==> run a <==
==> flow/design.v <==
module life16(
    input clk,
    input load,
    input [255:0] data,
    output reg [255:0] q);
reg [3:0] sum;    
always @(posedge clk) begin
    if (load) begin q <= data; end
    else begin
        for (integer count = 0 ; count < 256 ; count++) begin
        if (count == 0) begin
            sum = q[1] + q[15] + q[16] + q[17] + q[31] + q[240] + q[241] +  q[255]; 
        end else if (count == 15) begin
            sum = q[14] + q[16] + q[0] + q[31] + q[240] + q[254] + q[30]  + q[255];
        end else if (count == 240) begin
            sum = q[0] + q[1] + q[15] + q[239] + q[241] + q[224] + q[225] + q[255];
        end else if (count == 255) begin
            sum = q[0] + q[14] +  q[15] + q[224] + q[238] + q[240] + q[239] + q[254];
        end else if (count > 0 && count < 15) begin
            sum = q[count -1] + q[count +1] + q[count +16] + q[count +15] + q[count +17] + q[count + 240] + q[count +239] + q[count +241];
        end else if (count % 16 == 0) begin 
            sum = q[count -1] + q[count +1] + q[count +15] + q[count +16] + q[count +17] + q[count -15] + q[count -16] + q[count +31];
        end else if (count % 16 == 15)  begin
            sum = q[count -1] + q[count +1] + q[count +15] + q[count -15]  + q[count +16] + q[count -16] + q[count -17]  + q[count -31];
        end else if (count > 240 && count < 255) begin
            sum = q[count -1] + q[count +1] + q[count - 15] + q[count - 16] + q[count - 17] + q[count - 240] + q[count - 241] + q[count - 239];
        end else begin
            sum = q[count -1] + q[count +1] + q[count -15] + q[count -16]  + q[count -17] + q[count +15] + q[count +16] + q[count +17];
        end
        if ((sum == 0 || sum == 1) || (sum >= 4)) begin
         	q[count] <= 0;
    	end else if (sum == 3) begin
         	q[count] <= 1;
    	end
    end
    end
end
endmodule
==> flow/run.sh <==
#!/bin/bash
# the make line also repeats each setting of config.mk as NAME=value (left out here)
make -C /OpenROAD-flow-scripts/flow DESIGN_CONFIG=/design/flow/config.mk WORK_HOME=/design/flow/orfs CLKGATE_MAP_FILE= finish
==> flow/config.mk <==
export PLATFORM = sky130hd
export DESIGN_NAME = life16
export DESIGN_NICKNAME = life16
export VERILOG_FILES = /design/flow/design.v
export SDC_FILE = /design/flow/constraint.sdc
export NUM_CORES = 4
export LEC_CHECK = 0
export CAP_MARGIN = 40
export CORE_MARGIN = 2
export CORE_UTILIZATION = 72
export CTS_CLUSTER_DIAMETER = 304
export CTS_CLUSTER_SIZE = 100
export PLACE_DENSITY = 0.41
export SLEW_MARGIN = 20
export TNS_END_PERCENT = 10
==> flow/constraint.sdc <==
create_clock -name core_clock -period 1.85 [get_ports {clk}]
set_input_delay 0.3700 -clock core_clock [delete_from_list [all_inputs] [get_ports {clk}]]
set_output_delay 0.3700 -clock core_clock [all_outputs]
set_load 0.01 [all_outputs]
==> run b: changes against run a <==
==> flow/config.mk (replaced) <==
export PLATFORM = sky130hd
export DESIGN_NAME = life16
export DESIGN_NICKNAME = life16
export VERILOG_FILES = /design/flow/design.v
export SDC_FILE = /design/flow/constraint.sdc
export NUM_CORES = 4
export LEC_CHECK = 0
export CAP_MARGIN = 35
export CELL_PAD_IN_SITES_GLOBAL_PLACEMENT = 0
export CORE_MARGIN = 2
export CORE_UTILIZATION = 69
export CTS_CLUSTER_SIZE = 34
export GPL_TIMING_DRIVEN = 1
export SETUP_SLACK_MARGIN = 1.03
export SLEW_MARGIN = 15
==> flow/constraint.sdc (replaced) <==
create_clock -name core_clock -period 3.53 [get_ports {clk}]
set_input_delay 0.7060 -clock core_clock [delete_from_list [all_inputs] [get_ports {clk}]]
set_output_delay 0.7060 -clock core_clock [all_outputs]
set_load 0.01 [all_outputs]
==> run c: changes against run a <==
==> flow/config.mk (replaced) <==
export PLATFORM = sky130hd
export DESIGN_NAME = life16
export DESIGN_NICKNAME = life16
export VERILOG_FILES = /design/flow/design.v
export SDC_FILE = /design/flow/constraint.sdc
export NUM_CORES = 4
export LEC_CHECK = 0
export CAP_MARGIN = 20
export CELL_PAD_IN_SITES_DETAIL_PLACEMENT = 1
export CORE_ASPECT_RATIO = 1.66
export CORE_MARGIN = 2
export CORE_UTILIZATION = 40
export SLEW_MARGIN = 20
==> flow/constraint.sdc (replaced) <==
create_clock -name core_clock -period 5.0 [get_ports {clk}]
set_input_delay 1.0000 -clock core_clock [delete_from_list [all_inputs] [get_ports {clk}]]
set_output_delay 1.0000 -clock core_clock [all_outputs]
set_load 0.01 [all_outputs]
==> metrics.yaml <==
outcome:
  status: "timing/DRC/antenna clean"
placed_design:
  detailed_place_hpwl_mm: 158
  placed_cell_area_um2: 64600
  placement.setup.worst_slack_ps: 554
floorplan:
  floorplan.die.width_um: 296
  floorplan.die.height_um: 489
  dieArea_um2: 145000
The numbers above come from run c.

==> metrics.yaml <==
placed_design:
  placement.setup.worst_slack_ps: -471
  placed_cell_area_um2: 70900
  detailed_place_hpwl_mm: 140
outcome:
  stop_error: "[ERROR GRT-0232] Routing congestion too high. Check the congestion heatmap in the GUI."
  failed_stage: "5_1_grt"
  status: "aborted with a tool error"
logic_synthesis:
  post_synth_main_logic_family: "adder cells"
floorplan:
  floorplan.die.width_um: 290
  floorplan.die.height_um: 290
  dieArea_um2: 84300
cts:
  cts_made_buffers: 41
The numbers above come from run b.

==> metrics.yaml <==
outcome:
  failed_stage: "4_1_cts"
  stop_error: "[ERROR DPL-0033] detailed placement checks failed during check placement."
  status: "aborted with a tool error"
placed_design:
  placed_cell_area_um2: 73100
  detailed_place_hpwl_mm: 175
  placement.setup.worst_slack_ps: -2330
floorplan:
  floorplan.die.height_um: 284
  floorplan.die.width_um: 284
  dieArea_um2: 80900
The numbers above come from run a.



==> 08-04: inputs <==
Starts from the design.v that is shown in full above.
export LEC_CHECK = 0
export CAP_MARGIN = 15
export CORE_MARGIN = 2
export CORE_UTILIZATION = 70
export CTS_CLUSTER_SIZE = 24
export HOLD_SLACK_MARGIN = -0.09
export SETUP_SLACK_MARGIN = -0.31
export SLEW_MARGIN = 20
create_clock -name core_clock -period 3.85 [get_ports {clk}]
run.sh (not shown) runs the stock make flow with config.mk's settings and CLKGATE_MAP_FILE=.
==> inputs of 06-15, as changes to 08-04 <==
==> flow/config.mk (replaced) <==
export PLATFORM = sky130hd
export DESIGN_NAME = life16
export DESIGN_NICKNAME = life16
export VERILOG_FILES = /design/flow/design.v
export SDC_FILE = /design/flow/constraint.sdc
export NUM_CORES = 4
export LEC_CHECK = 0
export CAP_MARGIN = 35
export CELL_PAD_IN_SITES_GLOBAL_PLACEMENT = 0
export CORE_MARGIN = 2
export CORE_UTILIZATION = 66
export CTS_CLUSTER_SIZE = 34
export GPL_TIMING_DRIVEN = 1
export SETUP_SLACK_MARGIN = -0.21
export SLEW_MARGIN = 15
==> flow/constraint.sdc (replaced) <==
create_clock -name core_clock -period 3.53 [get_ports {clk}]
set_input_delay 0.7060 -clock core_clock [delete_from_list [all_inputs] [get_ports {clk}]]
set_output_delay 0.7060 -clock core_clock [all_outputs]
set_load 0.01 [all_outputs]
==> inputs of 06-09, as changes to 08-04 <==
==> flow/config.mk (replaced) <==
export PLATFORM = sky130hd
export DESIGN_NAME = life16
export DESIGN_NICKNAME = life16
export VERILOG_FILES = /design/flow/design.v
export SDC_FILE = /design/flow/constraint.sdc
export NUM_CORES = 4
export LEC_CHECK = 0
export CAP_MARGIN = 20
export CORE_MARGIN = 2
export CORE_UTILIZATION = 67
export HOLD_SLACK_MARGIN = -0.09
export SLEW_MARGIN = 20
==> flow/constraint.sdc (replaced) <==
create_clock -name core_clock -period 4.07 [get_ports {clk}]
set_input_delay 0.8140 -clock core_clock [delete_from_list [all_inputs] [get_ports {clk}]]
set_output_delay 0.8140 -clock core_clock [all_outputs]
set_load 0.01 [all_outputs]
==> notes <==
Area after synthesis is the same in 08-04 and 06-15.
06-09 passed the timing, design-rule and antenna checks. 08-04 finished but fails on setup timing. 06-15 finished with setup timing left.
The lowest first-iteration DRC count belongs to 06-09, the highest to 06-15.
Between 06-09 and 08-04, the lower critical path depth is in 08-04 (gap 1).
Fmax: 06-09 is larger than 08-04 (1.7%).
Hold slack: 08-04 > 06-09 > 06-15.
Between 06-09 and 06-15, the lower clock skew is in 06-15 (gap 0.010 ns).
In 06-09 the global-route usage is lower than in 06-15, by 2.4 points.
==> figures <==
| metric | 06-15 | 08-04 | 06-09 |
|---|---|---|---|
| Status | failed layout checks | failed layout checks | finished clean |
| Layout check failures | setup timing | setup timing | - |
| Area of the multi-input gates | 43700 um2 | 40700 um2 | 41100 um2 |
| Via count normalized by instance count | 5.76 | 5.55 | 5.52 |
| Pin count of the biggest net entering global routing | 65 | 83 | 82 |
| Sum of net half-perimeters after detailed placement | 136 mm | 133 mm | 130 mm |
| Logic share of the area | 56.8% | 59.7% | 60.4% |
| Num rows | 107 | 104 | 106 |
| Number of gates given a new drive strength after cts | 275 | 0 | 0 |
| Violation count after the first detailed-route iteration | 3613 | 2855 | 2366 |
| Final Setup Violations | 467 | 156 | 0 |
| Aggregate negative setup slack | -100.25 ns | -8.61 ns | 0 ns |
| Post-CTS setup-driven buffer insertion count | 148 | 0 | 0 |
| R2R cell count | 12 | 11 | 12 |
| Worst r2r dst | q[32]$_DFFE_PP_ | q[224]$_DFFE_PP_ | q[82]$_DFFE_PP_ |
| Reg2Reg Setup Slack | -0.60 ns | -0.21 ns | 0.08 ns |
| # clk buffers | 60 | 59 | 56 |


==> run G: inputs <==
// life16: RTL as listed in full above, without the edits since
make LEC_CHECK=0 CAP_MARGIN=20 CORE_MARGIN=2 CORE_UTILIZATION=66 CTS_CLUSTER_SIZE=98 PLACE_DENSITY=0.37 SLEW_MARGIN=20 TNS_END_PERCENT=10 finish   # period 3.05 ns
==> inputs of run X, as changes to run G <==
- CAP_MARGIN: 20 -> 10
- CORE_UTILIZATION: 66 -> 72
- CTS_CLUSTER_SIZE: 98 -> not set
- PLACE_DENSITY: 0.37 -> not set
- SETUP_SLACK_MARGIN: not set -> 0.21
- TNS_END_PERCENT: 10 -> not set
==> flow/constraint.sdc (replaced) <==
create_clock -name core_clock -period 2.52 [get_ports {clk}]
set_input_delay 0.5040 -clock core_clock [delete_from_list [all_inputs] [get_ports {clk}]]
set_output_delay 0.5040 -clock core_clock [all_outputs]
set_load 0.01 [all_outputs]
==> out/metrics.cfg <==
[placed_design]
dp.final_hpwl_um=178000
detailedPlace.worstSlack_ns=-1.63
place_area_um2=73800
dp.cells=8328
gpl_congestion=0.973

[die]
die_h_um=284
die_width_um=284
row_count=102
floorplanUtilization=0.729
chipArea_um2=80900
coreArea_um2=77600

[run_status]
flow.first_error=[ERROR DPL-0038] Utilization greater than 100%, impossible to legalize
stop_stage=4_1_cts
run_status=stopped before the end

(the above is from run X)
==> out/metrics.cfg <==
[sta]
postLayoutSetupSlackWorst_ns=-1.08
setup_violations=512

[placed_design]
detailedPlace.worstSlack_ns=-0.946
dp.final_hpwl_um=141000
place_area_um2=72900

[die]
row_count=107
floorplanUtilization=0.666
coreArea_um2=85000
die_h_um=297
chipArea_um2=88100

[run_status]
checkFailReasons=negative setup slack
run_status=complete, but fails checks

(the above is from run G)
